==> inputs of delta <==
==> flow/design.v <==
`timescale 1ns / 1ps
module fifo #(
    parameter DATA_WIDTH = 16,
    parameter DEPTH = 64, 
    parameter ALMOST_FULL_THRESH = 56,
    parameter ALMOST_EMPTY_THRESH = 8
)(
    input                   clk,
    input                   rst_n,        
    input                   wr_en,
    input  [DATA_WIDTH-1:0] wr_data,
    input                   rd_en,
    output reg [DATA_WIDTH-1:0] rd_data,
    output                  full,
    output                  empty,
    output                  almost_full,
    output                  almost_empty,
    output                  overflow_err,
    output                  underflow_err,
    output [DATA_WIDTH-1:0] fifo_count
);
    function integer clog2;
        input integer value;
        integer i;
        begin
            clog2 = 0;
            for (i = value-1; i > 0; i = i >> 1)
                clog2 = clog2 + 1;
        end
    endfunction
    localparam ADDR_WIDTH = clog2(DEPTH);
    reg [DATA_WIDTH-1:0] mem [0:DEPTH-1];
    reg [ADDR_WIDTH-1:0] write_pointer;    
    reg [ADDR_WIDTH-1:0] read_pointer;     
    reg [clog2(DEPTH+1)-1:0] count;        
    reg overflow_flag, underflow_flag;
    assign full         = (count == DEPTH);
    assign empty        = (count == 0);
    assign almost_full  = (count >= ALMOST_FULL_THRESH);
    assign almost_empty = (count <= ALMOST_EMPTY_THRESH);
    assign overflow_err = overflow_flag;
    assign underflow_err= underflow_flag;
    assign fifo_count   = count;
    always @(posedge clk) begin
        if (wr_en && !full)
            mem[write_pointer] <= wr_data;
    end
    always @(posedge clk or negedge rst_n) begin
        if (!rst_n) begin
            write_pointer <= 0;
        end else if (wr_en) begin
            if (!full) begin
                write_pointer <= write_pointer + 1'b1;
            end
        end
    end
    always @(posedge clk or negedge rst_n) begin
        if (!rst_n) begin
            read_pointer <= 0;
            rd_data <= 0;
        end else if (rd_en) begin
            if (!empty) begin
                rd_data <= mem[read_pointer];
                read_pointer <= read_pointer + 1'b1;
            end
        end
    end
    always @(posedge clk or negedge rst_n) begin
        if (!rst_n) begin
            count <= 0;
        end else begin
            case ({wr_en && !full, rd_en && !empty})
                2'b10: count <= count + 1'b1; 
                2'b01: count <= count - 1'b1;
                default: count <= count;      
            endcase
        end
    end
    always @(posedge clk or negedge rst_n) begin
        if (!rst_n) begin
            overflow_flag  <= 1'b0;
            underflow_flag <= 1'b0;
        end else begin
            if (wr_en && full)
                overflow_flag <= 1'b1;
            else if (overflow_flag && rd_en && !empty)
                overflow_flag <= 1'b0;
            if (rd_en && empty)
                underflow_flag <= 1'b1;
            else if (underflow_flag && wr_en && !full)
                underflow_flag <= 1'b0;
        end
    end
endmodule
==> flow/run.sh <==
#!/bin/bash
# the make line also repeats each setting of config.mk as NAME=value (left out here)
make -C /OpenROAD-flow-scripts/flow DESIGN_CONFIG=/design/flow/config.mk WORK_HOME=/design/flow/orfs CLKGATE_MAP_FILE= finish
==> flow/config.mk <==
export PLATFORM = sky130hd
export DESIGN_NAME = fifo
export DESIGN_NICKNAME = fifo
export VERILOG_FILES = /design/flow/design.v
export SDC_FILE = /design/flow/constraint.sdc
export NUM_CORES = 4
export LEC_CHECK = 0
export CAP_MARGIN = 35
export CELL_PAD_IN_SITES_GLOBAL_PLACEMENT = 0
export CORE_ASPECT_RATIO = 0.98
export CORE_MARGIN = 2
export CORE_UTILIZATION = 66
export CTS_CLUSTER_DIAMETER = 209
export GPL_ROUTABILITY_DRIVEN = 0
export MIN_ROUTING_LAYER = met2
export PLACE_DENSITY = 0.64
export SLEW_MARGIN = 20
export TNS_END_PERCENT = 50
==> flow/constraint.sdc <==
create_clock -name core_clock -period 4.31 [get_ports {clk}]
set_input_delay 0.8620 -clock core_clock [delete_from_list [all_inputs] [get_ports {clk}]]
set_output_delay 0.8620 -clock core_clock [all_outputs]
set_load 0.01 [all_outputs]
==> inputs of nickel, as changes to delta <==
==> flow/config.mk (replaced) <==
export PLATFORM = sky130hd
export DESIGN_NAME = fifo
export DESIGN_NICKNAME = fifo
export VERILOG_FILES = /design/flow/design.v
export SDC_FILE = /design/flow/constraint.sdc
export NUM_CORES = 4
export LEC_CHECK = 0
export ABC_AREA = 0
export CAP_MARGIN = 20
export CELL_PAD_IN_SITES_DETAIL_PLACEMENT = 0
export CELL_PAD_IN_SITES_GLOBAL_PLACEMENT = 0
export CORE_MARGIN = 2
export CORE_UTILIZATION = 72
export CTS_CLUSTER_SIZE = 37
export PLACE_DENSITY = 0.65
export SETUP_SLACK_MARGIN = 0.35
export SLEW_MARGIN = 20
==> flow/constraint.sdc (replaced) <==
create_clock -name core_clock -period 1.74 [get_ports {clk}]
set_input_delay 0.3480 -clock core_clock [delete_from_list [all_inputs] [get_ports {clk}]]
set_output_delay 0.3480 -clock core_clock [all_outputs]
set_load 0.01 [all_outputs]
==> inputs of fjord, as changes to delta <==
==> flow/config.mk (replaced) <==
export PLATFORM = sky130hd
export DESIGN_NAME = fifo
export DESIGN_NICKNAME = fifo
export VERILOG_FILES = /design/flow/design.v
export SDC_FILE = /design/flow/constraint.sdc
export NUM_CORES = 4
export LEC_CHECK = 0
export ABC_AREA = 0
export CAP_MARGIN = 20
export CELL_PAD_IN_SITES_DETAIL_PLACEMENT = 2
export CORE_ASPECT_RATIO = 1.03
export CORE_MARGIN = 3
export CORE_UTILIZATION = 40
export GPL_TIMING_DRIVEN = 1
export HOLD_SLACK_MARGIN = -0.01
export MIN_ROUTING_LAYER = met2
export SETUP_SLACK_MARGIN = -0.31
export SLEW_MARGIN = 20
export TNS_END_PERCENT = 60
==> flow/constraint.sdc (replaced) <==
create_clock -name core_clock -period 4.42 [get_ports {clk}]
set_input_delay 0.8840 -clock core_clock [delete_from_list [all_inputs] [get_ports {clk}]]
set_output_delay 0.8840 -clock core_clock [all_outputs]
set_load 0.01 [all_outputs]
==> results <==
quantity                                                                                         nickel                          fjord                    delta
Result of the run                                                            complete, but fails checks     complete, but fails checks  complete, no violations
Violated checks                                             capacitance limit, slew limit, setup timing  capacitance limit, slew limit                        -
Reg2reg setup slack                                                                            -1880 ps                         130 ps                   420 ps
CP required                                                                                     2340 ps                        4950 ps                  4840 ps
Number of cells on the critical path                                                                 10                              5                       11
Number of diodes added for antenna fixing                                                             8                             32                        9
Fraction of met3 tracks used by global routing                                                    13.6%                          48.2%                    59.7%
Power spent charging and discharging nets                                                       31.7 mW                        11.2 mW                  9.81 mW
Part of the total power dissipated in sequential elements                                         34.6%                          39.3%                    41.5%
Number of CTS-inserted buffers                                                                       99                            108                      102
Core Box Area                                                                              0.0564 sq mm                    0.101 sq mm             0.0616 sq mm
Number of setup violations in the final report                                                    1,090                              0                        0
Part of the power in the clock network                                                            25.7%                          30.7%                    28.9%
1st-iter DRT viols                                                                                6,127                          6,948                    6,247
Worst reg-to-reg path cell count                                                                     10                              5                       11
Combined buffer and inverter count along the critical path                                            5                              1                        1
Worst stage delay on the critical path                                                          1280 ps                        1360 ps                   660 ps
Worst endpoint data arrival time                                                                4210 ps                        4810 ps                  4420 ps
CLK BUF                                                                                             129                            131                      125
Die Y                                                                                            243 um                         331 um                   251 um
Top contributor to total power                                                      combinational logic               sequential cells         sequential cells
Via count of the first global-routing pass                                                       25,800                         34,700                   30,100
Pwr Total                                                                                       88.1 mW                        31.4 mW                  30.2 mW
Final routed wire length divided by cell count                                                  46.9 um                        40.0 um                  32.7 um
Max-cap viol count                                                                                    1                              3                        0
Total die size                                                                             0.0589 sq mm                    0.107 sq mm             0.0642 sq mm
Crit-path most repeated cell                                                    sky130_fd_sc_hd__buf_12                              -    sky130_fd_sc_hd__ha_1
Final Routed Wirelength                                                                      155,000 um                     144,000 um               101,000 um
Power is estimated from default activity; no workload was simulated.
